==> flow/design.v <==
module spi_slave_interface #(
    parameter integer WIDTH = 16
)(
    input  logic clk,                
    input  logic rst,                
    input  logic sclk,              
    input  logic cs_n,              
    input  logic mosi,              
    output logic miso,              
    output logic wr_en,                             
    output logic [15:0] addr,                       
    output logic signed [WIDTH-1:0] wr_data,        
    input  logic signed [WIDTH-1:0] rd_data         
);
    typedef enum logic [1:0] {
        IDLE,
        SHIFT_IN,
        SHIFT_OUT
    } spi_state_t;
    spi_state_t state, next_state;
    logic [5:0] bit_count;
    logic [31:0] shift_reg;          
    logic [WIDTH-1:0] read_buffer;   
    logic [1:0] sclk_sync;
    logic sclk_rising, sclk_falling;
    always_ff @(posedge clk or posedge rst) begin
        if (rst) begin
            sclk_sync <= 2'b00;
        end else begin
            sclk_sync <= {sclk_sync[0], sclk};
        end
    end
    assign sclk_rising  = (sclk_sync == 2'b01);
    assign sclk_falling = (sclk_sync == 2'b10);
    always_ff @(posedge clk or posedge rst) begin
        if (rst) begin
            state <= IDLE;
        end else begin
            state <= next_state;
        end
    end
    always_comb begin
        next_state = state;
        case (state)
            IDLE: begin
                if (!cs_n) begin
                    next_state = SHIFT_IN;
                end
            end
            SHIFT_IN: begin
                if (bit_count == 6'd32) begin
                    next_state = SHIFT_OUT;
                end
            end
            SHIFT_OUT: begin
                if (cs_n) begin
                    next_state = IDLE;
                end
            end
            default: begin
                next_state = IDLE;
            end
        endcase
    end
    always_ff @(posedge clk or posedge rst) begin
        if (rst) begin
            shift_reg <= 32'd0;
            bit_count <= 6'd0;
        end else if (cs_n) begin
            shift_reg <= 32'd0;
            bit_count <= 6'd0;
        end else if (state == SHIFT_IN) begin
            if (sclk_rising) begin
                shift_reg <= {shift_reg[30:0], mosi};
                bit_count <= bit_count + 1;
            end
        end else if (state != SHIFT_IN) begin
            bit_count <= 6'd0;
        end
    end
    always_ff @(posedge clk or posedge rst) begin
        if (rst) begin
            wr_en   <= 1'b0;
            addr    <= 16'd0;
            wr_data <= '0;
        end else begin
            wr_en <= 1'b0;  
            if (state == SHIFT_IN && bit_count == 6'd32) begin
                addr    <= shift_reg[30:16];
                wr_data <= shift_reg[15:0];
                if (!shift_reg[31]) begin  
                    wr_en <= 1'b1;
                end
            end
        end
    end
    logic rd_pending;
    always_ff @(posedge clk or posedge rst) begin
        if (rst) begin
            rd_pending <= 1'b0;
        end else begin
            rd_pending <= (state == SHIFT_IN && bit_count == 6'd32 && shift_reg[31]);
        end
    end
    always_ff @(posedge clk or posedge rst) begin
        if (rst) begin
            read_buffer <= '0;
        end else begin
            if (rd_pending) begin
                read_buffer <= rd_data;
            end else if (state == SHIFT_OUT && sclk_falling) begin
                read_buffer <= {read_buffer[WIDTH-2:0], 1'b0};
            end
        end
    end
    always_ff @(posedge clk or posedge rst) begin
        if (rst) begin
            miso <= 1'b0;
        end else begin
            if (state == SHIFT_OUT && shift_reg[31]) begin
                miso <= read_buffer[WIDTH-1];
            end else begin
                miso <= 1'b0;
            end
        end
    end
endmodule
module parameter_register_file #(
    parameter integer WIDTH = 16,
    parameter integer NUM_NEURONS_LAYER_1 = 4,
    parameter integer NUM_NEURONS_LAYER_2 = 3
)(
    input  logic clk,
    input  logic rst,
    input  logic wr_en,
    input  logic [15:0] addr,
    input  logic signed [WIDTH-1:0] wr_data,
    output logic signed [WIDTH-1:0] rd_data,
    output logic signed [WIDTH-1:0] threshold,
    output logic signed [WIDTH-1:0] leak,
    output logic signed [WIDTH-1:0] reset_potential,
    output logic signed [WIDTH-1:0] refractory_cycles,
    output logic [NUM_NEURONS_LAYER_1-1:0][NUM_NEURONS_LAYER_2-1:0][WIDTH-1:0] synaptic_weights
);
    logic signed [WIDTH-1:0] threshold_reg, leak_reg, reset_reg, refractory_reg;
    logic [NUM_NEURONS_LAYER_1-1:0][NUM_NEURONS_LAYER_2-1:0][WIDTH-1:0] weight_mem;
    int w_idx, w_i, w_j;
    assign w_idx = addr - 16'h1000;
    assign w_i   = w_idx / NUM_NEURONS_LAYER_2;
    assign w_j   = w_idx % NUM_NEURONS_LAYER_2;
    always_ff @(posedge clk or posedge rst) begin
        if (rst) begin
            threshold_reg   <= 16'd1000;
            leak_reg        <= 16'd10;
            reset_reg       <= 16'd0;
            refractory_reg  <= 16'd10;
            for (int m = 0; m < NUM_NEURONS_LAYER_1; m++) begin
                for (int n = 0; n < NUM_NEURONS_LAYER_2; n++) begin
                    weight_mem[m][n] <= '0;
                end
            end
        end else if (wr_en) begin
            case (addr)
                16'h0000: threshold_reg  <= wr_data;
                16'h0001: leak_reg       <= wr_data;
                16'h0002: reset_reg      <= wr_data;
                16'h0003: refractory_reg <= wr_data;
                default: begin
                    if (addr >= 16'h1000 && addr < 16'h1000 + NUM_NEURONS_LAYER_1 * NUM_NEURONS_LAYER_2) begin
                        weight_mem[w_i][w_j] <= wr_data;
                    end
                end
            endcase
        end
    end
    always_comb begin
        case (addr)
            16'h0000: rd_data = threshold_reg;
            16'h0001: rd_data = leak_reg;
            16'h0002: rd_data = reset_reg;
            16'h0003: rd_data = refractory_reg;
            default: begin
                if (addr >= 16'h1000 && addr < 16'h1000 + NUM_NEURONS_LAYER_1 * NUM_NEURONS_LAYER_2) begin
                    rd_data = weight_mem[w_i][w_j];
                end else begin
                    rd_data = '0;
                end
            end
        endcase
    end
    assign threshold          = threshold_reg;
    assign leak               = leak_reg;
    assign reset_potential    = reset_reg;
    assign refractory_cycles  = refractory_reg;
    assign synaptic_weights   = weight_mem;
endmodule
module lif_neuron #(
    parameter integer WIDTH = 16
)(
    input  logic                      clk,
    input  logic                      rst,
    input  logic signed [WIDTH-1:0]   input_current,
    input  logic signed [WIDTH-1:0]   threshold,
    input  logic signed [WIDTH-1:0]   leak,
    input  logic signed [WIDTH-1:0]   reset_potential,
    input  logic signed [WIDTH-1:0]   refractory_cycles,
    output reg                        spike
);
    localparam signed [WIDTH-1:0] MAX_POTENTIAL = 2**(WIDTH-1) - 1;
    localparam signed [WIDTH-1:0] MIN_POTENTIAL = -(2**(WIDTH-1));
    logic signed [WIDTH-1:0] membrane_potential;
    logic [WIDTH-1:0] refractory_counter;
    logic in_refractory;
    logic signed [WIDTH:0] extended_sum;   
    logic signed [WIDTH-1:0] next_potential;
    logic spike_next;
    always_comb begin
        extended_sum = $signed(membrane_potential) + $signed(input_current) - $signed(leak);
        if (extended_sum > MAX_POTENTIAL)
            next_potential = MAX_POTENTIAL;
        else if (extended_sum < MIN_POTENTIAL)
            next_potential = MIN_POTENTIAL;
        else
            next_potential = extended_sum[WIDTH-1:0];
        spike_next = (!in_refractory && next_potential >= threshold);
    end
    always_ff @(posedge clk or posedge rst) begin
        if (rst) begin
            membrane_potential <= 0;
            spike <= 0;
            refractory_counter <= 0;
            in_refractory <= 0;
        end else begin
            spike <= 0;
            if (in_refractory) begin
                if (refractory_counter == 0)
                    in_refractory <= 0;
                else
                    refractory_counter <= refractory_counter - 1;
            end else begin
                if (spike_next) begin
                    spike <= 1;
                    membrane_potential <= reset_potential;
                    in_refractory <= 1;
                    refractory_counter <= refractory_cycles - 1;
                end else begin
                    membrane_potential <= next_potential;
                end
            end
        end
    end
endmodule
module fully_connected_neural_network #(
    parameter integer WIDTH = 16,
    parameter integer NUM_NEURONS_LAYER_1 = 4,
    parameter integer NUM_NEURONS_LAYER_2 = 3
)(
    input  logic clk,
    input  logic rst,
    input  logic signed [WIDTH-1:0] input_current,
    input  logic signed [WIDTH-1:0] threshold,
    input  logic signed [WIDTH-1:0] leak,
    input  logic signed [WIDTH-1:0] reset_potential,
    input  logic signed [WIDTH-1:0] refractory_cycles,
    input  logic [NUM_NEURONS_LAYER_1-1:0][NUM_NEURONS_LAYER_2-1:0][WIDTH-1:0] synaptic_weights,
    output logic [NUM_NEURONS_LAYER_2-1:0] spikes_layer_2
);
    logic spike_layer_1 [NUM_NEURONS_LAYER_1-1:0];
    logic signed [WIDTH-1:0] input_current_layer_2 [NUM_NEURONS_LAYER_2-1:0];
    logic spike_layer_2_int [NUM_NEURONS_LAYER_2-1:0];
    genvar i;
    generate
        for (i = 0; i < NUM_NEURONS_LAYER_1; i++) begin : layer_1_neurons
            lif_neuron #(
                .WIDTH(WIDTH)
            ) neuron_layer_1 (
                .clk(clk),
                .rst(rst),
                .input_current(input_current),
                .threshold(threshold),
                .leak(leak),
                .reset_potential(reset_potential),
                .refractory_cycles(refractory_cycles),
                .spike(spike_layer_1[i])
            );
        end
    endgenerate
    always_comb begin
        integer j, k;
        for (j = 0; j < NUM_NEURONS_LAYER_2; j++) begin
            input_current_layer_2[j] = 0;
            for (k = 0; k < NUM_NEURONS_LAYER_1; k++) begin
                if (spike_layer_1[k]) begin
                    input_current_layer_2[j] += synaptic_weights[k][j];
                end
            end
        end
    end
    generate
        for (i = 0; i < NUM_NEURONS_LAYER_2; i++) begin : layer_2_neurons
            lif_neuron #(
                .WIDTH(WIDTH)
            ) neuron_layer_2 (
                .clk(clk),
                .rst(rst),
                .input_current(input_current_layer_2[i]),
                .threshold(threshold),
                .leak(leak),
                .reset_potential(reset_potential),
                .refractory_cycles(refractory_cycles),
                .spike(spike_layer_2_int[i])
            );
        end
    endgenerate
    always_ff @(posedge clk or posedge rst) begin
        if (rst) begin
            spikes_layer_2 <= '0;
        end else begin
            for (int s = 0; s < NUM_NEURONS_LAYER_2; s++) begin
                spikes_layer_2[s] <= spike_layer_2_int[s];
            end
        end
    end
endmodule
module top #(
    parameter integer WIDTH = 16,
    parameter integer NUM_NEURONS_LAYER_1 = 4,
    parameter integer NUM_NEURONS_LAYER_2 = 3
)(
    input  logic clk,
    input  logic rst,
    input  logic sclk,
    input  logic cs_n,
    input  logic mosi,
    output logic miso,
    input  logic signed [WIDTH-1:0] input_current,
    output logic [NUM_NEURONS_LAYER_2-1:0] spikes
);
    logic wr_en;
    logic [15:0] addr;
    logic signed [WIDTH-1:0] wr_data;
    logic signed [WIDTH-1:0] rd_data;
    logic signed [WIDTH-1:0] threshold;
    logic signed [WIDTH-1:0] leak;
    logic signed [WIDTH-1:0] reset_potential;
    logic signed [WIDTH-1:0] refractory_cycles;
    logic [NUM_NEURONS_LAYER_1-1:0][NUM_NEURONS_LAYER_2-1:0][WIDTH-1:0] synaptic_weights;
    spi_slave_interface #(
        .WIDTH(WIDTH)
    ) spi_inst (
        .clk(clk),
        .rst(rst),
        .sclk(sclk),
        .cs_n(cs_n),
        .mosi(mosi),
        .miso(miso),
        .wr_en(wr_en),
        .addr(addr),
        .wr_data(wr_data),
        .rd_data(rd_data)
    );
    parameter_register_file #(
        .WIDTH(WIDTH),
        .NUM_NEURONS_LAYER_1(NUM_NEURONS_LAYER_1),
        .NUM_NEURONS_LAYER_2(NUM_NEURONS_LAYER_2)
    ) reg_file (
        .clk(clk),
        .rst(rst),
        .wr_en(wr_en),
        .addr(addr),
        .wr_data(wr_data),
        .rd_data(rd_data),
        .threshold(threshold),
        .leak(leak),
        .reset_potential(reset_potential),
        .refractory_cycles(refractory_cycles),
        .synaptic_weights(synaptic_weights)
    );
    fully_connected_neural_network #(
        .WIDTH(WIDTH),
        .NUM_NEURONS_LAYER_1(NUM_NEURONS_LAYER_1),
        .NUM_NEURONS_LAYER_2(NUM_NEURONS_LAYER_2)
    ) nn_inst (
        .clk(clk),
        .rst(rst),
        .input_current(input_current),
        .threshold(threshold),
        .leak(leak),
        .reset_potential(reset_potential),
        .refractory_cycles(refractory_cycles),
        .synaptic_weights(synaptic_weights),
        .spikes_layer_2(spikes)
    );
endmodule
==> flow/run.sh <==
#!/bin/bash
# the make line also repeats each setting of config.mk as NAME=value (left out here)
make -C /OpenROAD-flow-scripts/flow DESIGN_CONFIG=/design/flow/config.mk WORK_HOME=/design/flow/orfs CLKGATE_MAP_FILE= finish
==> flow/config.mk <==
export PLATFORM = sky130hd
export DESIGN_NAME = top
export DESIGN_NICKNAME = top
export VERILOG_FILES = /design/flow/design.v
export SDC_FILE = /design/flow/constraint.sdc
export NUM_CORES = 4
export LEC_CHECK = 0
export ABC_AREA = 1
export CAP_MARGIN = 15
export CELL_PAD_IN_SITES_GLOBAL_PLACEMENT = 0
export CORE_MARGIN = 2
export CORE_UTILIZATION = 72
export CTS_CLUSTER_DIAMETER = 234
export PLACE_DENSITY = 0.63
export SLEW_MARGIN = 20
export TNS_END_PERCENT = 75
==> flow/constraint.sdc <==
create_clock -name core_clock -period 10.2 [get_ports {clk}]
set_input_delay 2.0400 -clock core_clock [delete_from_list [all_inputs] [get_ports {clk}]]
set_output_delay 2.0400 -clock core_clock [all_outputs]
set_load 0.01 [all_outputs]
==> run summary, run 1 <==
run results: synth unique cells 61, most common cell in the netlist nand2_1, Fail Step global routing, simple share 18.2%, chip height 271 um, Registers, synthesis 590, Chip Area, Yosys 51300 um2, dpl hpwl 128000 um, Post-synth mux share 0.215%, Synth Area in Compound Gates 19.1%, CTS H-tree lvls 3, Main logic family AND-OR/OR-AND gates, number of synthesized flops with an enable pin 0, Post-synth ARST share 100%, TritonCTS buffer count 68, Die X 271 um, floorplan net count 7598, Adder Share, Synth 16.2%, commonest cells in the netlist nand2_1 (1266), inv_1 (1253), o21ai_0 (692), dfrtp_1 (579), ha_1 (467), status stopped before the end, FP Rows 97, xor-xnor portion of the synthesized cell area 6.14%, post-synthesis area per instance 7.35 um2, GPL Wtd Cong 1.05, Mapped Cells 6987, fp_density 73.0%, die area 73400 um2, clk buf depth 3, Synth top area share 28.2%, root buffer cell clkbuf_16, Syn Std Cell Area 51300 um2, IO Port Bufs 24, Synth warnings 8, Yosys Instances 6987, register area share after synthesis 28.8%, main flop type after synthesis dfrtp_1, CTS Hold Bufs 0, CTS Sinks 590, I/O Pins 25, Post-synth area hogs dfrtp_1 (28%), ha_1 (11%), nand2_1 (9.3%), largest area contributor in the netlist dfrtp_1, core area 70300 um2
[repair_timing]
action                                  in CTS
buffers inserted                            62
endpoints found under the setup margin     294
hold endpoints to repair                     0
gates cloned                                 6
resized                                    219
pin swaps                                  112
[metrics by stage]
step / TNS (ns) / instances / worst slack [ns] / area (um2)
after floorplan: -145.80 / 6987 / -0.819 / 51300
after detailed placement: -306.81 / 8236 / -1.69 / 56000
after global placement: -201.99 / 8236 / -1.19 / 56000
after CTS: -171.77 / 8430 / -0.827 / 59900
==> run 2, diff against run 1 <==
Settings changed: CAP_MARGIN 15 to 20, CELL_PAD_IN_SITES_GLOBAL_PLACEMENT 0 to default, CORE_UTILIZATION 72 to 71, CTS_CLUSTER_DIAMETER 234 to 206, CTS_CLUSTER_SIZE from default to 14, PLACE_DENSITY 0.63 to 0.8, SETUP_SLACK_MARGIN from default to -0.48, TNS_END_PERCENT 75 to default.
Clock period 10.2 ns to 8.99 ns, I/O delays scaled along.
==> run summary, run 2 <==
run results: status stopped before the end, Fail Step global routing, CTS Hold Bufs 0 (unchanged), GPL Wtd Cong 1.02 (-3.2%), TritonCTS buffer count 48 (-29%), Synth warnings 8 (unchanged), Die X 273 um (+0.69%), Synth Area in Compound Gates 19.1% (unchanged), Main logic family AND-OR/OR-AND gates, register area share after synthesis 28.8% (unchanged), FP Rows 98 (+1.0%), Post-synth ARST share 100% (unchanged), Mapped Cells 6987 (unchanged), dpl hpwl 134000 um (+4.8%), Synth top area share 28.2% (unchanged), Post-synth mux share 0.215% (unchanged), Chip Area, Yosys 51300 um2 (unchanged), clk buf depth 3 (unchanged), chip height 273 um (+0.69%), Yosys Instances 6987 (unchanged), fp_density 71.8% (-1.2 points), die area 74400 um2 (+1.4%), number of synthesized flops with an enable pin 0 (unchanged), Post-synth area hogs dfrtp_1 (28%), ha_1 (11%), nand2_1 (9.3%), root buffer cell clkbuf_16, CTS H-tree lvls 2 (-1), I/O Pins 25 (unchanged), floorplan net count 7598 (unchanged), Placed Area 59100 um2 (+5.5%), IO Port Bufs 24 (unchanged), pre-CTS setup slack -2.33 ns (-0.637 ns), core area 71500 um2 (+1.7%), Adder Share, Synth 16.2% (unchanged), Syn Std Cell Area 51300 um2 (unchanged), largest area contributor in the netlist dfrtp_1, CTS Sinks 590 (unchanged), synth unique cells 61 (unchanged), simple share 18.2% (unchanged), Registers, synthesis 590 (unchanged), post-synthesis area per instance 7.35 um2 (unchanged), xor-xnor portion of the synthesized cell area 6.14% (unchanged), commonest cells in the netlist nand2_1 (1266), inv_1 (1253), o21ai_0 (692), dfrtp_1 (579), ha_1 (467), most common cell in the netlist nand2_1, main flop type after synthesis dfrtp_1
[run 2: stage by stage]
step	instances	hold WS, ns
CTS	8750	0.359
detailed placement	8604	0.342
global placement	8604	0.344
floorplan	6987	0.331
[run 2: what timing repair did]
item,4_1_cts
gates cloned,9
endpoints found under the setup margin,294
endpoints found under the hold margin,0
pin swaps,64
setup buffers,60
gates resized,159
==> run 3, diff against run 2 <==
Settings changed: CTS_CLUSTER_DIAMETER 206 to default, CTS_CLUSTER_SIZE 14 to 20, PLACE_DENSITY 0.8 to default, PLACE_DENSITY_LB_ADDON from default to 0.02, SETUP_SLACK_MARGIN -0.48 to 1.81.
Clock period 8.99 ns to 9.6 ns, I/O delays scaled along.
==> run summary, run 3 <==
run results: TritonCTS buffer count 69 (+44%), Die X 273 um (unchanged), most common cell in the netlist nand2_1, DP Cell Count 8509 (-1.1%), Placed Area 58100 um2 (-1.6%), chip height 273 um (unchanged), fp_density 71.8% (unchanged), IO Port Bufs 24 (unchanged), main flop type after synthesis dfrtp_1, CTS H-tree lvls 3 (+1), synth unique cells 61 (unchanged), I/O Pins 25 (unchanged), core area 71500 um2 (unchanged), dpl hpwl 128000 um (-4.6%), Main logic family AND-OR/OR-AND gates, CTS Sinks 590 (unchanged), register area share after synthesis 28.8% (unchanged), FP Rows 98 (unchanged), Post-synth ARST share 100% (unchanged), number of synthesized flops with an enable pin 0 (unchanged), clk buf depth 3 (unchanged), commonest cells in the netlist nand2_1 (1266), inv_1 (1253), o21ai_0 (692), dfrtp_1 (579), ha_1 (467), pre-CTS setup slack -1.78 ns (+0.551 ns), Post-synth area hogs dfrtp_1 (28%), ha_1 (11%), nand2_1 (9.3%), status stopped before the end, post-synthesis area per instance 7.35 um2 (unchanged), Synth Area in Compound Gates 19.1% (unchanged), Synth warnings 8 (unchanged), Adder Share, Synth 16.2% (unchanged), Chip Area, Yosys 51300 um2 (unchanged), Synth top area share 28.2% (unchanged), Mapped Cells 6987 (unchanged), xor-xnor portion of the synthesized cell area 6.14% (unchanged), Yosys Instances 6987 (unchanged), die area 74400 um2 (unchanged), Fail Step global routing, floorplan net count 7598 (unchanged), Syn Std Cell Area 51300 um2 (unchanged), Post-synth mux share 0.215% (unchanged), root buffer cell clkbuf_16, largest area contributor in the netlist dfrtp_1, simple share 18.2% (unchanged), Registers, synthesis 590 (unchanged), GPL Wtd Cong 1.07 (+5.5%)
-- run 3: stage by stage --
stage,utilization (%),setup TNS (ns),hold slack [ns]
2_1_floorplan,-,-357.48,0.331
3_3_place_gp,81.3,-247.39,0.338
4_1_cts,87.1,-325.46,0.339
3_5_place_dp,81.3,-376.88,0.336
-- run 3: repair_timing --
action,CTS
resized,193
buffers inserted,83
setup endpoints to repair,446
cloned,10
hold buffers,0
pin swaps,104
hold endpoints to repair,0
==> run 4, diff against run 3 <==
Settings changed: CAP_MARGIN 20 to 40, CELL_PAD_IN_SITES_GLOBAL_PLACEMENT from default to 3, CORE_UTILIZATION 71 to 40, CTS_CLUSTER_SIZE 20 to default, HOLD_SLACK_MARGIN from default to -0.08, PLACE_DENSITY_LB_ADDON 0.02 to default, SETUP_SLACK_MARGIN 1.81 to default, SLEW_MARGIN 20 to 5.
Clock period 9.6 ns to 14.0 ns, I/O delays scaled along.
==> run summary, run 4 <==
run results: main flop type after synthesis dfrtp_1, global-route wire length before repair 287000 um, Final period util 90.1%, TritonRoute pass-1 iters 5, tool warning count 45, DRT antenna net count 0, CP dominant cell by count nand2_1, Hold Crit Class reg2reg, endpoint class of the critical path flip-flop, xor-xnor portion of the synthesized cell area 6.14% (unchanged), status no timing/DRC/antenna violations, WP buf/inv 16, most common cell in the netlist nand2_1, IO Port Bufs 24 (unchanged), vias post-DR 46.6k, core area 128000 um2 (+78%), clk buf depth 3 (unchanged), largest net degree at the start of global routing 142, Post-synth ARST share 100% (unchanged), register area share after synthesis 28.8% (unchanged), Fin Hold WS 0.346 ns, final setup violation count 0, clock latency (worst-skew pair) 0.70 ns, commonest cells in the netlist nand2_1 (1266), inv_1 (1253), o21ai_0 (692), dfrtp_1 (579), ha_1 (467), CP Data Required Time 14.57 ns, CTS Hold Bufs 0 (unchanged), hold_sp nn_inst.layer_2_neurons[1].neuron_layer_2.spike$_DFF_PP0_, Critical Path Stages 91, Rel. slew slack 22.3%, Post-synth mux share 0.215% (unchanged), dpl hpwl 143000 um (+12%), DP Cell Count 8534 (+0.29%), number of synthesized flops with an enable pin 0 (unchanged), number of max-cap violations 0, critical path launch point spi_inst.addr[1]$_DFFE_PP0P_, Tot GR Track Use 28.9%, critical path capture point reg_file.weight_mem[52]$_DFFE_PP0P_, final slew viol count 0, CTS tree built, Setup TNS Final 0 ns, die area 131000 um2 (+76%), fmax 79.2 MHz, critical path peak fanout 15, Final Non-Filler Cells 8701, reg2reg end reg_file.weight_mem[52]$_DFFE_PP0P_, simple share 18.2% (unchanged), vias in the first global route 45.0k, final tally of hold violations 0, chip height 362 um (+33%), post-synthesis area per instance 7.35 um2 (unchanged), Setup Skew 0.0364 ns, CP arrival 13.19 ns, Core Util, Final 44.6%, Routed WL 190000 um, R2R depth 91, Post-synth area hogs dfrtp_1 (28%), ha_1 (11%), nand2_1 (9.3%), CTS H-tree lvls 3 (unchanged), DRC 0, FF-to-FF Start spi_inst.addr[1]$_DFFE_PP0P_, Synth warnings 8 (unchanged), slowest stage delay, CP 0.45 ns, DR vias/cell 5.36, Syn Std Cell Area 51300 um2 (unchanged), Synth top area share 28.2% (unchanged), Main logic family AND-OR/OR-AND gates, Die X 362 um (+33%), Mapped Cells 6987 (unchanged), reg2reg setup slack 1.38 ns, largest area contributor in the netlist dfrtp_1, FP Rows 131 (+34%), hold endpoint nn_inst.spikes_layer_2[1]$_DFF_PP0_, worst-margin pin slew 1.16 ns, Registers, synthesis 590 (unchanged), Adder Share, Synth 16.2% (unchanged), initial antenna violation count 4, TritonCTS buffer count 79 (+14%), synth unique cells 61 (unchanged), Tmin final 12.62 ns, CTS clk-pin slew, worst paths 0.05 ns, area grow syn2layout 10.7%, Synth Area in Compound Gates 19.1% (unchanged), slowest stage cell, crit path dfrtp_1, CTS Sinks 590 (unchanged), initial drt markers 3449, Setup crit start kind flip-flop, Yosys Instances 6987 (unchanged), GPL Wtd Cong 0.882 (-18%), I/O Pins 25 (unchanged), CP Class reg2reg, grt ovf 0, root buffer cell clkbuf_16, Chip Area, Yosys 51300 um2 (unchanged), routed len/inst 21.9 um, post-layout net count 7585, fp_density 40.2% (-32 points), floorplan net count 7598 (unchanged), Top delay family on crit path simple AND/OR/NAND/NOR gates, cell depth of the worst hold path 0
## run 4: through the flow
step	instance area [um2]	setup slack [ns]
2_1_floorplan	51300	2.98
3_3_place_gp	53400	0.932
3_5_place_dp	53800	0.597
4_1_cts	56500	0.573
5_1_grt	56800	-0.00439
6_report	56800	1.38
## run 4: area by class of cell
| type | count | area [um2] |
|---|---|---|
| Fill cell | 13200 | 70700 |
| Multi-Input combinational cell | 4880 | 31000 |
| Sequential cell | 590 | 14800 |
| Inverter | 1279 | 4810 |
| Clock buffer | 122 | 2350 |
| Tap cell | 1662 | 2080 |
| Timing Repair Buffer | 144 | 1450 |
| Clock inverter | 22 | 374 |
| Antenna cell | 2 | 5.00 |
## run 4: per-layer routing
metal	routed length, um	part of all wire [%]	vias up	GRT usage [%]
li1	-	-	22900	-
met1	90700	48	22400	41.1
met2	86000	45	1049	46.5
met3	8380	4.4	238	3.20
met4	5310	2.8	2	7.90
met5	18	0.0095	-	0
## run 4: repair_timing
item	CTS	global route
endpoints found under the setup margin	0	190
buffers inserted	0	17
resized	0	25
==> run 5, diff against run 4 <==
Settings changed: CAP_MARGIN 40 to 15, CELL_PAD_IN_SITES_DETAIL_PLACEMENT from default to 1, CELL_PAD_IN_SITES_GLOBAL_PLACEMENT 3 to 0, CORE_ASPECT_RATIO from default to 0.9, CORE_UTILIZATION 40 to 51, CTS_CLUSTER_DIAMETER from default to 68, GPL_ROUTABILITY_DRIVEN from default to 0, HOLD_SLACK_MARGIN -0.08 to default, PLACE_DENSITY_LB_ADDON from default to 0.11, SLEW_MARGIN 5 to 20, TNS_END_PERCENT from default to 45.
Clock period 14.0 ns to 16.3 ns, I/O delays scaled along.
==> run summary, run 5 <==
run results: status no timing/DRC/antenna violations, CTS H-tree lvls 3 (unchanged), Final period util 87.7% (-2.5 points), floorplan net count 7598 (unchanged), Critical Path Stages 86 (-5.5%), RSZ-0062 raised after global routing false, Top delay family on crit path simple AND/OR/NAND/NOR gates, Fin Hold WS 0.366 ns (+0.0201 ns), TritonCTS buffer count 75 (-5.1%), CTS Sinks 590 (unchanged), post-layout net count 7517 (-0.90%), Main logic family AND-OR/OR-AND gates, CTS tree built, diode count 0 (-2), Synth Area in Compound Gates 19.1% (unchanged), slowest stage delay, CP 0.63 ns (+0.18 ns), tool warning count 36 (-20%), main flop type after synthesis dfrtp_1, Tmin final 14.29 ns (+1.67 ns), largest area contributor in the netlist dfrtp_1, Registers, synthesis 590 (unchanged), most common cell in the netlist nand2_1, hold_sp nn_inst.layer_2_neurons[0].neuron_layer_2.spike$_DFF_PP0_, Syn Std Cell Area 51300 um2 (unchanged), Adder Share, Synth 16.2% (unchanged), worst-margin pin slew 1.18 ns (+0.0234 ns), CP arrival 14.83 ns (+1.64 ns), Setup crit start kind flip-flop, DRT antenna net count 0 (unchanged), R2R depth 86 (-5.5%), FF-to-FF Start spi_inst.addr[13]$_DFFE_PP0P_, final setup violation count 0 (unchanged), clock latency (worst-skew pair) 0.67 ns (-0.03 ns), CP dominant cell by count nand2_1, DR vias/cell 5.99 (+12%), slowest stage cell, crit path nand3_2, routed len/inst 22.7 um (+3.7%), Synth warnings 8 (unchanged), number of synthesized flops with an enable pin 0 (unchanged), Routed WL 189000 um (-0.95%), reg2reg setup slack 2.01 ns (+0.63 ns), final slew viol count 0 (unchanged), endpoint class of the critical path flip-flop, Post-synth area hogs dfrtp_1 (28%), ha_1 (11%), nand2_1 (9.3%), reg2reg end reg_file.weight_mem[118]$_DFFE_PP0P_, hold endpoint nn_inst.spikes_layer_2[0]$_DFF_PP0_, Synth top area share 28.2% (unchanged), cell depth of the worst hold path 0 (unchanged), setup ws final 2.01 ns (+0.631 ns), Die X 338 um (-6.6%), Rel. slew slack 20.2% (-2.1 points), DRC 0 (unchanged), grt ovf 0 (unchanged), Hold Crit Class reg2reg, initial antenna violation count 4 (unchanged), initial drt markers 3784 (+9.7%), CTS Hold Bufs 0 (unchanged), Post-synth ARST share 100% (unchanged), critical path capture point reg_file.weight_mem[118]$_DFFE_PP0P_, Post-CTS Setup Bufs 0 (unchanged), number of max-cap violations 0 (unchanged), IO Port Bufs 24 (unchanged), area grow syn2layout 7.83%, fp_density 51.4% (+11 points), CTS clk-pin slew, worst paths 0.06 ns (about the same), synth unique cells 61 (unchanged), chip height 305 um (-16%), Tot GR Track Use 36.2% (+7.3 points), # fillers 12.8k (-3.5%), Mapped Cells 6987 (unchanged), critical path launch point spi_inst.addr[13]$_DFFE_PP0P_, Setup TNS Final 0 ns (unchanged), CP Data Required Time 16.84 ns (+2.27 ns), pre-CTS setup slack 2.35 ns (+1.75 ns), global-route wire length before repair 296000 um (+3.0%), I/O Pins 25 (unchanged), post-synthesis area per instance 7.35 um2 (unchanged), CP Class reg2reg, Chip Area, Yosys 51300 um2 (unchanged), FP Rows 110 (-16%), Post-synth mux share 0.215% (unchanged), register area share after synthesis 28.8% (unchanged), Yosys Instances 6987 (unchanged), fmax 70.0 MHz (-12%), commonest cells in the netlist nand2_1 (1266), inv_1 (1253), o21ai_0 (692), dfrtp_1 (579), ha_1 (467), final tally of hold violations 0 (unchanged), TritonRoute pass-1 iters 6 (+1), clk buf depth 3 (unchanged), critical path peak fanout 37 (+22), root buffer cell clkbuf_16, CTS resizes 0 (unchanged), vias post-DR 49.8k (+6.9%), core area 99900 um2 (-22%), dpl hpwl 141000 um (-1.6%), vias in the first global route 51.6k (+15%), die area 103000 um2 (-21%), WP buf/inv 17 (+1), largest net degree at the start of global routing 161 (+13%), Setup Skew 0.0453 ns (+0.00889 ns), simple share 18.2% (unchanged), xor-xnor portion of the synthesized cell area 6.14% (unchanged)
run 5: layout make-up:
| cell class | count | area, um2 | share of cell area, % |
|---|---|---|---|
| multi-input combinational | 4878 | 30800 | 55.7 |
| sequential | 590 | 14800 | 26.7 |
| inverter | 1279 | 4810 | 8.69 |
| clock buffer | 110 | 2210 | 4.00 |
| tap | 1344 | 1680 | 3.04 |
| timing repair buffer | 82 | 688 | 1.24 |
| clock inverter | 26 | 338 | 0.610 |
run 5: through the flow:
step | cells | util, % | cell area [um2]
3_5_place_dp | 8173 | 52.8 | 52800
5_1_grt | 8309 | 55.4 | 55300
4_1_cts | 8309 | 55.4 | 55300
6_report | 8309 | 55.4 | 55300
3_3_place_gp | 8173 | 52.8 | 52800
2_1_floorplan | 6987 | - | 51300
run 5: per-layer routing:
layer | share of wire (%) | vias up | wire, um | track usage, %
met5 | 0.026 | - | 49 | 0
met4 | 4.7 | 8 | 8930 | 14.9
met3 | 7.5 | 538 | 14200 | 7.24
met2 | 46 | 1679 | 86100 | 59.2
met1 | 42 | 24800 | 79300 | 46.8
li1 | - | 22800 | - | -
==> run 6, diff against run 5 <==
Settings changed: ABC_AREA 1 to 0, CAP_MARGIN 15 to 30, CELL_PAD_IN_SITES_DETAIL_PLACEMENT 1 to 2, CORE_ASPECT_RATIO 0.9 to 1.26, CORE_UTILIZATION 51 to 40, CTS_CLUSTER_DIAMETER 68 to default, GPL_ROUTABILITY_DRIVEN 0 to 1, GPL_TIMING_DRIVEN from default to 0, HOLD_SLACK_MARGIN from default to -0.03, PLACE_DENSITY_LB_ADDON 0.11 to default, TNS_END_PERCENT 45 to 85.
Clock period 16.3 ns to 11.0 ns, I/O delays scaled along.
==> run summary, run 6 <==
run results: floorplan net count 6261 (-18%), I/O Pins 25 (unchanged), Tot GR Track Use 75.1%, simple share 11.4% (-6.9 points), xor-xnor portion of the synthesized cell area 6.20% (+0.052 points), Post-synth ARST share 100% (unchanged), FP Rows 147 (+34%), most common cell in the netlist dfrtp_1, Mapped Cells 5650 (-19%), main flop type after synthesis dfrtp_1, GPL Wtd Cong 0.959, Yosys Instances 5650 (-19%), chip height 407 um (+33%), Synth top area share 28.1% (-0.14 points), core area 128000 um2 (+28%), Syn Std Cell Area 51600 um2 (+0.50%), Post-synth mux share 13.5% (+13 points), grt ovf 1089, register area share after synthesis 28.7% (-0.14 points), post-synthesis area per instance 9.13 um2 (+24%), synth unique cells 101 (+66%), Synth warnings 8 (unchanged), TritonCTS buffer count 70 (-6.7%), clk buf depth 3 (unchanged), commonest cells in the netlist dfrtp_1 (579), inv_1 (569), a21oi_1 (512), ha_1 (467), o21ai_0 (441), IO Port Bufs 24 (unchanged), CTS Hold Bufs 0 (unchanged), dpl hpwl 198000 um (+41%), pre-CTS setup slack -4.16 ns (-6.51 ns), CTS Sinks 590 (unchanged), Die X 324 um (-4.3%), root buffer cell clkbuf_16, Stop Error [ERROR GRT-0116] Global routing finished with congestion. Check the congestion regions in the DRC Viewer., Registers, synthesis 590 (unchanged), CTS H-tree lvls 3 (unchanged), Post-synth area hogs dfrtp_1 (28%), ha_1 (11%), mux2_2 (5.2%), Fail Step global routing, Adder Share, Synth 16.1% (-0.081 points), number of synthesized flops with an enable pin 0 (unchanged), fp_density 40.4% (-11 points), Chip Area, Yosys 51600 um2 (+0.50%), die area 132000 um2 (+28%), Synth Area in Compound Gates 17.8% (-1.3 points), Placed Area 55000 um2 (+4.2%), Main logic family AND-OR/OR-AND gates, largest area contributor in the netlist dfrtp_1, status stopped before the end
==> run 6: through the flow <==
stage	TNS (ns)	instances
2_1_floorplan	-91.55	5650
3_3_place_gp	-2800.31	7387
3_5_place_dp	-1060.26	7423
4_1_cts	-453.76	7778
==> run 6: layer usage <==
layer	overflow	track usage (%)
met1	34	71.5
met2	646	88.5
met3	41	65.1
met4	362	78.5
met5	6	41.8
==> run 6: what timing repair did <==
action	CTS
pin swaps	251
endpoints found under the setup margin	441
gates cloned	12
setup buffers	225
resized	826
==> run 7, diff against run 6 <==
Settings changed: ABC_AREA 0 to default, CAP_MARGIN 30 to 20, CELL_PAD_IN_SITES_DETAIL_PLACEMENT 2 to default, CELL_PAD_IN_SITES_GLOBAL_PLACEMENT 0 to default, CORE_ASPECT_RATIO 1.26 to default, GPL_ROUTABILITY_DRIVEN 1 to default, GPL_TIMING_DRIVEN 0 to default, HOLD_SLACK_MARGIN -0.03 to default, TNS_END_PERCENT 85 to default.
Clock period 11.0 ns to 14.0 ns, I/O delays scaled along.
==> run summary, run 7 <==
run results: Adder Share, Synth 16.1% (unchanged), IO Port Bufs 24 (unchanged), commonest cells in the netlist dfrtp_1 (579), inv_1 (569), a21oi_1 (512), ha_1 (467), o21ai_0 (441), WP buf/inv 7, register area share after synthesis 28.7% (unchanged), status no timing/DRC/antenna violations, tool warning count 38, critical path peak fanout 16, clk buf depth 3 (unchanged), slowest stage delay, CP 0.47 ns, Synth warnings 8 (unchanged), reg2reg end reg_file.weight_mem[90]$_DFFE_PP0P_, Critical Path Stages 58, Synth top area share 28.1% (unchanged), floorplan net count 6261 (unchanged), cell depth of the worst hold path 0, synth unique cells 101 (unchanged), core area 128000 um2 (+0.16%), post-synthesis area per instance 9.13 um2 (unchanged), final tally of hold violations 0, Routed WL 143000 um, critical path launch point spi_inst.addr[13]$_DFFE_PP0P_, largest area contributor in the netlist dfrtp_1, final setup violation count 0, Mapped Cells 5650 (unchanged), hold_sp nn_inst.layer_2_neurons[2].neuron_layer_2.spike$_DFF_PP0_, FP Rows 131 (-11%), Core Util, Final 44.4%, xor-xnor portion of the synthesized cell area 6.20% (unchanged), diode count 0, fmax 76.4 MHz, CP Class reg2reg, hold endpoint nn_inst.spikes_layer_2[2]$_DFF_PP0_, largest net degree at the start of global routing 164, global-route wire length before repair 225000 um, CTS clk-pin slew, worst paths 0.06 ns, chip height 363 um (-11%), CTS H-tree lvls 3 (unchanged), CTS Hold Bufs 0 (unchanged), Chip Area, Yosys 51600 um2 (unchanged), Post-synth ARST share 100% (unchanged), R2R depth 58, initial antenna violation count 1, Syn Std Cell Area 51600 um2 (unchanged), CP dominant cell by count a21oi_1, FF-to-FF Start spi_inst.addr[13]$_DFFE_PP0P_, worst-margin pin slew 1.10 ns, Rel. slew slack 26.7%, final slew viol count 0, endpoint class of the critical path flip-flop, DRC 0, Top Metal Used met4, main flop type after synthesis dfrtp_1, Registers, synthesis 590 (unchanged), TritonCTS buffer count 72 (+2.9%), DRT antenna net count 0, DR vias/cell 5.63, grt ovf 0, area grow syn2layout 10.0%, Post-synth area hogs dfrtp_1 (28%), ha_1 (11%), mux2_2 (5.2%), Register Area 14800 um2, GPL Wtd Cong 0.905 (-5.6%), critical path capture point reg_file.weight_mem[90]$_DFFE_PP0P_, most common cell in the netlist dfrtp_1, WL met1 68700 um, Top delay family on crit path AND-OR/OR-AND gates, CP Data Required Time 14.51 ns, I/O Pins 25 (unchanged), number of max-cap violations 0, vias in the first global route 40.3k, dpl hpwl 109000 um (-45%), routed len/inst 19.5 um, Synth Area in Compound Gates 17.8% (unchanged), Setup Skew 0.0315 ns, Fin Hold WS 0.347 ns, Yosys Instances 5650 (unchanged), Hold Crit Class reg2reg, post-layout net count 6219, fp_density 40.3% (-0.064 points), simple share 11.4% (unchanged), Setup crit start kind flip-flop, die area 132000 um2 (about the same), root buffer cell clkbuf_16, combinational gate area 33800 um2, Die X 363 um (+12%), Setup TNS Final 0 ns, CP arrival 13.61 ns, TritonRoute pass-1 iters 6, reg2reg setup slack 0.91 ns, Main logic family AND-OR/OR-AND gates, # fillers 12.2k, metal3 WL 7750 um, CTS tree built, initial drt markers 2860, clock latency (worst-skew pair) 0.65 ns, CTS Sinks 590 (unchanged), Tmin final 13.09 ns, Met2 Wirelength 63200 um, slowest stage cell, crit path dfrtp_1, Tot GR Track Use 21.5%, number of synthesized flops with an enable pin 0 (unchanged), Post-synth mux share 13.5% (unchanged), vias post-DR 41.3k, Final period util 93.5%
## run 7: metal layers
layer,global-route usage (%),up-vias
li1,-,19800
met1,31.3,20400
met2,33.7,922
met3,2.98,157
met4,4.98,0
met5,0,-
## run 7: what timing repair did
item	CTS	global route
buffers inserted	8	10
resized	1	53
endpoints found under the setup margin	168	192
pin swaps	5	2
## run 7: metrics by stage
stage / setup slack (ns) / instances / cell area (um2)
6_report: 0.907 / 7326 / 56800
3_3_place_gp: 0.133 / 7176 / 53700
2_1_floorplan: 0.665 / 5650 / 51600
4_1_cts: 0.0383 / 7315 / 56500
5_1_grt: -0.0319 / 7326 / 56800
3_5_place_dp: -0.0291 / 7177 / 53800
## run 7: layout make-up
type	count	area share, %
multi-input combinational	4226	59.6
inverter	573	3.80
clock inverter	32	0.816
sequential	590	26.0
tap	1662	3.66
clock buffer	98	3.65
timing repair buffer	145	2.40
==> run 8, diff against run 7 <==
Settings changed: ABC_AREA from default to 0, CAP_MARGIN 20 to 30, CELL_PAD_IN_SITES_DETAIL_PLACEMENT from default to 0, CELL_PAD_IN_SITES_GLOBAL_PLACEMENT from default to 2, CORE_MARGIN 2 to 3, CORE_UTILIZATION 40 to 56, PLACE_DENSITY_LB_ADDON from default to 0.01, SETUP_SLACK_MARGIN from default to 1.68.
Clock period 14.0 ns to 17.4 ns, I/O delays scaled along.
==> run summary, run 8 <==
run results: status no timing/DRC/antenna violations, IO Port Bufs 24 (unchanged), final setup violation count 0 (unchanged), critical path capture point reg_file.weight_mem[73]$_DFFE_PP0P_, DRT antenna net count 0 (unchanged), dpl hpwl 116000 um (+5.8%), CP arrival 15.03 ns (+1.42 ns), post-layout net count 6211 (-0.13%), Synth top area share 28.1% (unchanged), CP Class reg2reg, setup ws final 2.89 ns (+1.98 ns), TritonRoute pass-1 iters 5 (-1), DR vias/cell 6.11 (+8.5%), critical path launch point spi_inst.addr[0]$_DFFE_PP0P_, synth unique cells 101 (unchanged), fmax 68.9 MHz (-9.8%), tool warning count 39 (+2.6%), hold endpoint nn_inst.spikes_layer_2[1]$_DFF_PP0_, Setup Skew 0.0284 ns (-0.00311 ns), CTS Sinks 590 (unchanged), xor-xnor portion of the synthesized cell area 6.20% (unchanged), Rel. slew slack 25.8% (-0.88 points), Syn Std Cell Area 51600 um2 (unchanged), Die X 309 um (-15%), Critical Path Stages 67 (+16%), slowest stage cell, crit path a221o_2, global-route wire length before repair 238000 um (+5.9%), endpoint class of the critical path flip-flop, final slew viol count 0 (unchanged), clock latency (worst-skew pair) 0.65 ns (about the same), CP dominant cell by count o21ai_0, vias in the first global route 40.4k (+0.19%), Hold Crit Class reg2reg, largest area contributor in the netlist dfrtp_1, simple share 11.4% (unchanged), Setup crit start kind flip-flop, R2R depth 67 (+16%), hold_sp nn_inst.layer_2_neurons[1].neuron_layer_2.spike$_DFF_PP0_, cell depth of the worst hold path 0 (unchanged), CTS H-tree lvls 3 (unchanged), Synth warnings 8 (unchanged), pre-CTS setup slack 1.05 ns (+1.08 ns), final tally of hold violations 0 (unchanged), chip height 309 um (-15%), GPL Wtd Cong 0.904 (-0.17%), initial drt markers 3408 (+19%), commonest cells in the netlist dfrtp_1 (579), inv_1 (569), a21oi_1 (512), ha_1 (467), o21ai_0 (441), Tot GR Track Use 32.5% (+11 points), RSZ-0062 raised after global routing false, Yosys Instances 5650 (unchanged), Post-synth mux share 13.5% (unchanged), main flop type after synthesis dfrtp_1, slowest stage delay, CP 0.51 ns (+0.04 ns), Registers, synthesis 590 (unchanged), worst-margin pin slew 1.11 ns (+0.00528 ns), Final Non-Filler Cells 6837 (-6.7%), post-synthesis area per instance 9.13 um2 (unchanged), reg2reg setup slack 2.89 ns (+1.98 ns), grt ovf 0 (unchanged), number of synthesized flops with an enable pin 0 (unchanged), register area share after synthesis 28.7% (unchanged), critical path peak fanout 16 (unchanged), Post-synth area hogs dfrtp_1 (28%), ha_1 (11%), mux2_2 (5.2%), Tmin final 14.51 ns (+1.42 ns), area grow syn2layout 9.10%, Final period util 83.4% (-10 points), Core Util, Final 62.0% (+18 points), largest net degree at the start of global routing 154 (-6.1%), FP Rows 110 (-16%), CTS clk-pin slew, worst paths 0.06 ns (about the same), initial antenna violation count 8 (+7), # fillers 7833 (-36%), core area 90700 um2 (-29%), Chip Area, Yosys 51600 um2 (unchanged), Routed WL 156000 um (+9.6%), floorplan net count 6261 (unchanged), Top delay family on crit path AND-OR/OR-AND gates, routed len/inst 22.9 um (+17%), Fin Hold WS 0.348 ns (+0.00141 ns), fp_density 56.9% (+17 points), Setup TNS Final 0 ns (unchanged), clk buf depth 3 (unchanged), DP Cell Count 6674 (-7.0%), reg2reg end reg_file.weight_mem[73]$_DFFE_PP0P_, root buffer cell clkbuf_16, vias post-DR 41.8k (+1.2%), CTS Hold Bufs 0 (unchanged), I/O Pins 25 (unchanged), most common cell in the netlist dfrtp_1, TritonCTS buffer count 73 (+1.4%), FF-to-FF Start spi_inst.addr[0]$_DFFE_PP0P_, Main logic family AND-OR/OR-AND gates, die area 95800 um2 (-27%), CTS tree built, Mapped Cells 5650 (unchanged), number of max-cap violations 0 (unchanged), Post-synth ARST share 100% (unchanged), CP Data Required Time 17.91 ns (+3.40 ns), Adder Share, Synth 16.1% (unchanged), DRC 0 (unchanged), Synth Area in Compound Gates 17.8% (unchanged), WP buf/inv 8 (+1)
[run 8: layout make-up]
type	count	area [um2]	area share, %
Timing Repair Buffer	136	1330	2.36
Antenna cell	3	7.51	0.0133
Tap cell	1176	1470	2.61
Clock buffer	100	2110	3.75
Inverter	573	2160	3.83
Clock inverter	33	538	0.956
Sequential cell	590	14800	26.3
Multi-Input combinational cell	4226	33900	60.2
[run 8: repair_timing]
action,CTS,global route
gates cloned,0,0
gates resized,10,44
endpoints found under the setup margin,192,192
pin swaps,1,5
setup buffers,6,12
[run 8: routing by layer]
metal / up-vias / track usage (%) / part of all wire [%]
met2: 1247 / 51.0 / 45
met3: 250 / 8.34 / 8.2
met4: 4 / 9.90 / 3.0
met1: 20500 / 44.4 / 44
met5: - / 0 / 0.017
li1: 19800 / - / -
[run 8: metrics by stage]
step	cell area [um2]
global route	56300
floorplan	51600
global placement	52900
detailed placement	53000
CTS	55800
finish	56300
==> run 9, diff against run 8 <==
Settings changed: ABC_AREA 0 to 1, CAP_MARGIN 30 to 15, CELL_PAD_IN_SITES_DETAIL_PLACEMENT 0 to default, CELL_PAD_IN_SITES_GLOBAL_PLACEMENT 2 to 0, CORE_MARGIN 3 to 2, CORE_UTILIZATION 56 to 72, CTS_CLUSTER_DIAMETER from default to 94, PLACE_DENSITY from default to 0.95, PLACE_DENSITY_LB_ADDON 0.01 to default, SETUP_SLACK_MARGIN 1.68 to default, TNS_END_PERCENT from default to 10.
Clock period 17.4 ns to 10.5 ns, I/O delays scaled along.
==> run summary, run 9 <==
run results: CTS H-tree lvls 3 (unchanged), IO Port Bufs 24 (unchanged), xor-xnor portion of the synthesized cell area 6.14% (-0.052 points), largest area contributor in the netlist dfrtp_1, main flop type after synthesis dfrtp_1, pre-CTS setup slack -1.55 ns (-2.60 ns), GPL Wtd Cong 1.08 (+19%), Post-synth mux share 0.215% (-13 points), Adder Share, Synth 16.2% (+0.081 points), Yosys Instances 6987 (+24%), Chip Area, Yosys 51300 um2 (-0.50%), commonest cells in the netlist nand2_1 (1266), inv_1 (1253), o21ai_0 (692), dfrtp_1 (579), ha_1 (467), grt ovf 786, clk buf depth 3 (unchanged), Synth warnings 8 (unchanged), dpl hpwl 123000 um (+6.2%), status stopped before the end, Synth top area share 28.2% (+0.14 points), Mapped Cells 6987 (+24%), FP Rows 97 (-12%), Registers, synthesis 590 (unchanged), synth unique cells 61 (-40%), post-synthesis area per instance 7.35 um2 (-20%), fp_density 73.0% (+16 points), Placed Area 54500 um2 (+2.8%), I/O Pins 25 (unchanged), Tot GR Track Use 79.2%, Synth Area in Compound Gates 19.1% (+1.3 points), Fail Step global routing, number of synthesized flops with an enable pin 0 (unchanged), TritonCTS buffer count 66 (-9.6%), Post-synth area hogs dfrtp_1 (28%), ha_1 (11%), nand2_1 (9.3%), register area share after synthesis 28.8% (+0.14 points), most common cell in the netlist nand2_1, Syn Std Cell Area 51300 um2 (-0.50%), Main logic family AND-OR/OR-AND gates, core area 70300 um2 (-23%), die area 73400 um2 (-23%), chip height 271 um (-12%), Stop Error [ERROR GRT-0116] Global routing finished with congestion. Check the congestion regions in the DRC Viewer., root buffer cell clkbuf_16, Die X 271 um (-12%), Post-synth ARST share 100% (unchanged), floorplan net count 7598 (+21%), simple share 18.2% (+6.9 points), CTS Sinks 590 (unchanged)
-- run 9: metal layers --
metal | GRT overflow | global-route usage (%)
met1 | 45 | 77.2
met2 | 408 | 90.0
met3 | 53 | 71.1
met4 | 275 | 80.2
met5 | 5 | 50.9
-- run 9: metrics by stage --
| stage | std cells | utilization [%] |
|---|---|---|
| after detailed placement | 8044 | 77.6 |
| after CTS | 8277 | 83.8 |
| after global placement | 8044 | 77.6 |
| after floorplan | 6987 | - |
-- run 9: repair_timing --
action | 4_1_cts
hold endpoints to repair | 0
buffers inserted | 112
setup endpoints to repair | 286
cloned | 4
resized | 264
hold buffers | 0
pin swaps | 98
==> run 10, diff against run 9 <==
Settings changed: ABC_AREA 1 to default, CAP_MARGIN 15 to 20, CELL_PAD_IN_SITES_GLOBAL_PLACEMENT 0 to default, CORE_UTILIZATION 72 to 68, CTS_CLUSTER_DIAMETER 94 to default, PLACE_DENSITY 0.95 to default, TNS_END_PERCENT 10 to default.
Clock period 10.5 ns to 11.3 ns, I/O delays scaled along.
==> run summary, run 10 <==
run results: largest area contributor in the netlist dfrtp_1, hold endpoint nn_inst.spikes_layer_2[1]$_DFF_PP0_, TritonCTS buffer count 68 (+3.0%), Routed WL 157000 um, Core Util, Final 79.4%, CP dominant cell by count o21ai_2, Fin Hold WS 0.354 ns, initial antenna violation count 4, Top delay family on crit path AND-OR/OR-AND gates, Main logic family AND-OR/OR-AND gates, Synth top area share 28.1% (-0.14 points), commonest cells in the netlist dfrtp_1 (579), inv_1 (569), a21oi_1 (512), ha_1 (467), o21ai_0 (441), Tot GR Track Use 39.8%, slowest stage delay, CP 0.56 ns, register area share after synthesis 28.7% (-0.14 points), TritonRoute pass-1 iters 6, CTS clk-pin slew, worst paths 0.06 ns, Tmin final 11.94 ns, CP Class reg2reg, IO Port Bufs 24 (unchanged), dpl hpwl 115000 um (-6.9%), status complete, but fails checks, hold_sp nn_inst.layer_2_neurons[1].neuron_layer_2.spike$_DFF_PP0_, post-synthesis area per instance 9.13 um2 (+24%), Setup crit start kind flip-flop, area grow syn2layout 15.2%, chip height 279 um (+3.1%), final setup violation count 254, DRC 0, critical path peak fanout 8, worst-margin pin slew 1.32 ns, most common cell in the netlist dfrtp_1, Hold Crit Class reg2reg, slowest stage cell, crit path or4_4, Adder Share, Synth 16.1% (-0.081 points), Die X 279 um (+3.1%), DR vias/cell 6.41, vias post-DR 44.8k, FP Rows 100 (+3.1%), I/O Pins 25 (unchanged), Syn Std Cell Area 51600 um2 (+0.50%), CP Data Required Time 11.80 ns, post-layout net count 6570, root buffer cell clkbuf_16, fp_density 68.9% (-4.1 points), simple share 11.4% (-6.9 points), GPL Wtd Cong 0.960 (-11%), cell depth of the worst hold path 0, Final period util 106%, CTS H-tree lvls 3 (unchanged), Registers, synthesis 590 (unchanged), vias in the first global route 44.0k, CTS Sinks 590 (unchanged), die area 78100 um2 (+6.3%), main flop type after synthesis dfrtp_1, global-route wire length before repair 244000 um, Synth Area in Compound Gates 17.8% (-1.3 points), Post-synth area hogs dfrtp_1 (28%), ha_1 (11%), mux2_2 (5.2%), Rel. slew slack 12.2%, critical path launch point spi_inst.addr[7]$_DFFE_PP0P_, core area 74800 um2 (+6.5%), CTS tree built, reg2reg setup slack -0.64 ns, CP arrival 12.44 ns, FF-to-FF Start spi_inst.addr[7]$_DFFE_PP0P_, R2R depth 68, layout check faults negative setup slack, # fillers 5037, largest net degree at the start of global routing 162, critical path capture point reg_file.weight_mem[145]$_DFFE_PP0P_, Chip Area, Yosys 51600 um2 (+0.50%), routed len/inst 22.5 um, grt ovf 0, number of synthesized flops with an enable pin 0 (unchanged), final tally of hold violations 0, number of max-cap violations 0, tool warning count 45, Mapped Cells 5650 (-19%), Post-synth ARST share 100% (unchanged), reg2reg end reg_file.weight_mem[145]$_DFFE_PP0P_, Setup Skew 0.0488 ns, Setup TNS Final -109.67 ns, clock latency (worst-skew pair) 0.65 ns, fmax 83.8 MHz, clk buf depth 3 (unchanged), floorplan net count 6261 (-18%), setup ws final -0.636 ns, xor-xnor portion of the synthesized cell area 6.20% (+0.052 points), RSZ-0062 raised after global routing true, WP buf/inv 11, Critical Path Stages 68, synth unique cells 101 (+66%), Post-synth mux share 13.5% (+13 points), DRT antenna net count 0, Synth warnings 8 (unchanged), endpoint class of the critical path flip-flop, Yosys Instances 5650 (-19%), initial drt markers 4000, final slew viol count 0
-- run 10: cell type report --
cell class / count / area [um2] / area share (%)
multi-input cells: 4226 / 34700 / 58.4
inverters: 573 / 2170 / 3.65
clock inverters: 25 / 379 / 0.638
diodes: 3 / 7.51 / 0.0126
well taps: 969 / 1210 / 2.04
repair buffers: 500 / 4210 / 7.08
clock buffers: 99 / 1940 / 3.26
flip-flops and latches: 590 / 14800 / 24.9
-- run 10: stage by stage --
stage | instances | worst slack [ns] | instance area (um2)
CTS | 6953 | -0.536 | 58500
finish | 6985 | -0.636 | 59400
global placement | 6792 | -0.490 | 55600
detailed placement | 6793 | -0.822 | 55600
global route | 6983 | -1.18 | 59400
floorplan | 5650 | -0.357 | 51900
-- run 10: repair_timing --
item | CTS | global route
resized | 67 | 147
endpoints found under the setup margin | 193 | 294
setup buffers | 34 | 27
gates cloned | 2 | 3
hold endpoints to repair | 0 | 0
pin swaps | 38 | 59
hold buffers | 0 | 0
-- run 10: layer usage --
metal	vias to the layer above	GRT usage, %	share of wire [%]
met1	21800	53.1	41
met4	2	18.8	5.4
met2	1971	62.0	44
li1	20500	-	-
met3	461	8.94	9.4
met5	-	0	0.0070
==> run 11, diff against run 10 <==
Settings changed: ABC_AREA from default to 1, CAP_MARGIN 20 to 40, CELL_PAD_IN_SITES_GLOBAL_PLACEMENT from default to 3, CORE_UTILIZATION 68 to 40, CTS_CLUSTER_SIZE from default to 57, GPL_ROUTABILITY_DRIVEN from default to 0, GPL_TIMING_DRIVEN from default to 0, HOLD_SLACK_MARGIN from default to 0.08, PLACE_DENSITY_LB_ADDON from default to 0.26, SLEW_MARGIN 20 to 5.
Clock period 11.3 ns to 16.4 ns, I/O delays scaled along.
==> run summary, run 11 <==
run results: status no timing/DRC/antenna violations, slowest stage cell, crit path clkbuf_1, Hold Crit Class reg2reg, reg2reg setup slack 2.27 ns (+2.91 ns), DR vias/cell 5.45 (-15%), Yosys Instances 6987 (+24%), die area 131000 um2 (+68%), area grow syn2layout 11.0%, metal3 WL 10400 um (-29%), FP Rows 131 (+31%), Die X 362 um (+30%), CP arrival 14.74 ns (+2.30 ns), vias post-DR 48.3k (+7.9%), endpoint class of the critical path flip-flop, global-route wire length before repair 312000 um (+28%), Final Non-Filler Cells 8866 (+27%), number of max-cap violations 0 (unchanged), Adder Share, Synth 16.2% (+0.081 points), commonest cells in the netlist nand2_1 (1266), inv_1 (1253), o21ai_0 (692), dfrtp_1 (579), ha_1 (467), simple share 18.2% (+6.9 points), Rel. slew slack 32.8% (+21 points), Tmin final 14.13 ns (+2.19 ns), hold_sp nn_inst.layer_2_neurons[1].neuron_layer_2.spike$_DFF_PP0_, CP dominant cell by count nor2_1, chip height 362 um (+30%), # fillers 13.3k (+160%), CTS Hold Bufs 0 (unchanged), post-synthesis area per instance 7.35 um2 (-20%), final setup violation count 0 (-100%), clock latency (worst-skew pair) 0.70 ns (+0.05 ns), post-layout net count 7755 (+18%), IO Port Bufs 24 (unchanged), Tot GR Track Use 32.1% (-7.7 points), slowest stage delay, CP 0.70 ns (+0.14 ns), final slew viol count 0 (unchanged), root buffer cell clkbuf_16, largest net degree at the start of global routing 38 (-77%), critical path peak fanout 10 (+2), Post-synth mux share 0.215% (-13 points), R2R depth 60 (-12%), fmax 70.8 MHz (-16%), FF-to-FF Start nn_inst.layer_1_neurons[0].neuron_layer_1.spike$_DFF_PP0_, Post-CTS Setup Bufs 0 (-100%), initial drt markers 3484 (-13%), Routed WL 211000 um (+35%), number of synthesized flops with an enable pin 0 (unchanged), clk buf depth 3 (unchanged), Synth top area share 28.2% (+0.14 points), TritonRoute pass-1 iters 5 (-1), Synth warnings 8 (unchanged), fp_density 40.2% (-29 points), cell depth of the worst hold path 0 (unchanged), synth unique cells 61 (-40%), grt ovf 0 (unchanged), register area share after synthesis 28.8% (+0.14 points), worst-margin pin slew 1.00 ns (-0.315 ns), core area 128000 um2 (+70%), vias in the first global route 48.0k (+9.1%), main flop type after synthesis dfrtp_1, WL met1 85600 um (+34%), routed len/inst 23.8 um (+6.0%), Post-synth ARST share 100% (unchanged), RSZ-0062 raised after global routing false, TritonCTS buffer count 79 (+16%), CP Data Required Time 17.02 ns (+5.22 ns), final tally of hold violations 0 (unchanged), most common cell in the netlist nand2_1, CTS resizes 0 (-100%), Synth Area in Compound Gates 19.1% (+1.3 points), xor-xnor portion of the synthesized cell area 6.14% (-0.052 points), hold endpoint nn_inst.spikes_layer_2[1]$_DFF_PP0_, CTS clk-pin slew, worst paths 0.05 ns (about the same), I/O Pins 25 (unchanged), WP buf/inv 12 (+1), Critical Path Stages 60 (-12%), Registers, synthesis 590 (unchanged), Mapped Cells 6987 (+24%), Syn Std Cell Area 51300 um2 (-0.50%), Chip Area, Yosys 51300 um2 (-0.50%), CTS H-tree lvls 3 (unchanged), Top delay family on crit path AND-OR/OR-AND gates, Met2 Wirelength 102000 um (+46%), initial antenna violation count 3 (-1), Main logic family AND-OR/OR-AND gates, tool warning count 34 (-24%), DRC 0 (unchanged), Setup crit start kind flip-flop, DRT antenna net count 0 (unchanged), Fin Hold WS 0.349 ns (-0.00506 ns), critical path launch point nn_inst.layer_1_neurons[0].neuron_layer_1.spike$_DFF_PP0_, DP Cell Count 8722 (+28%), dpl hpwl 167000 um (+46%), Final period util 86.1% (-19 points), CP Class reg2reg, floorplan net count 7598 (+21%), CTS Sinks 590 (unchanged), Setup Skew 0.0233 ns (-0.0255 ns), Setup TNS Final 0 ns (+109.67 ns), largest area contributor in the netlist dfrtp_1, Top Metal Used met5, Post-synth area hogs dfrtp_1 (28%), ha_1 (11%), nand2_1 (9.3%), CTS tree built
run 11: metal layers:
| layer | vias to the layer above | GRT usage, % |
|---|---|---|
| met3 | 461 | 4.20 |
| li1 | 23300 | - |
| met5 | - | 0 |
| met1 | 23100 | 38.4 |
| met2 | 1422 | 56.0 |
| met4 | 4 | 17.2 |
run 11: layout make-up:
class / instances / area, um2 / area share [%]
inverter: 1279 / 4810 / 8.44
antenna: 1 / 2.50 / 0.00439
tap: 1662 / 2080 / 3.65
clock inverter: 26 / 287 / 0.503
sequential: 590 / 14800 / 25.9
multi-input combinational: 4878 / 30800 / 54.1
timing repair buffer: 76 / 993 / 1.74
clock buffer: 114 / 2230 / 3.91
buffer: 240 / 997 / 1.75
run 11: metrics by stage:
step / setup slack, ns / util [%] / area [um2]
floorplan: 5.09 / - / 51300
global placement: 0.0485 / 42.1 / 53600
detailed placement: 2.39 / 42.7 / 54400
CTS: 2.31 / 44.6 / 56900
global route: 0.783 / 44.7 / 57000
finish: 2.27 / 44.7 / 57000
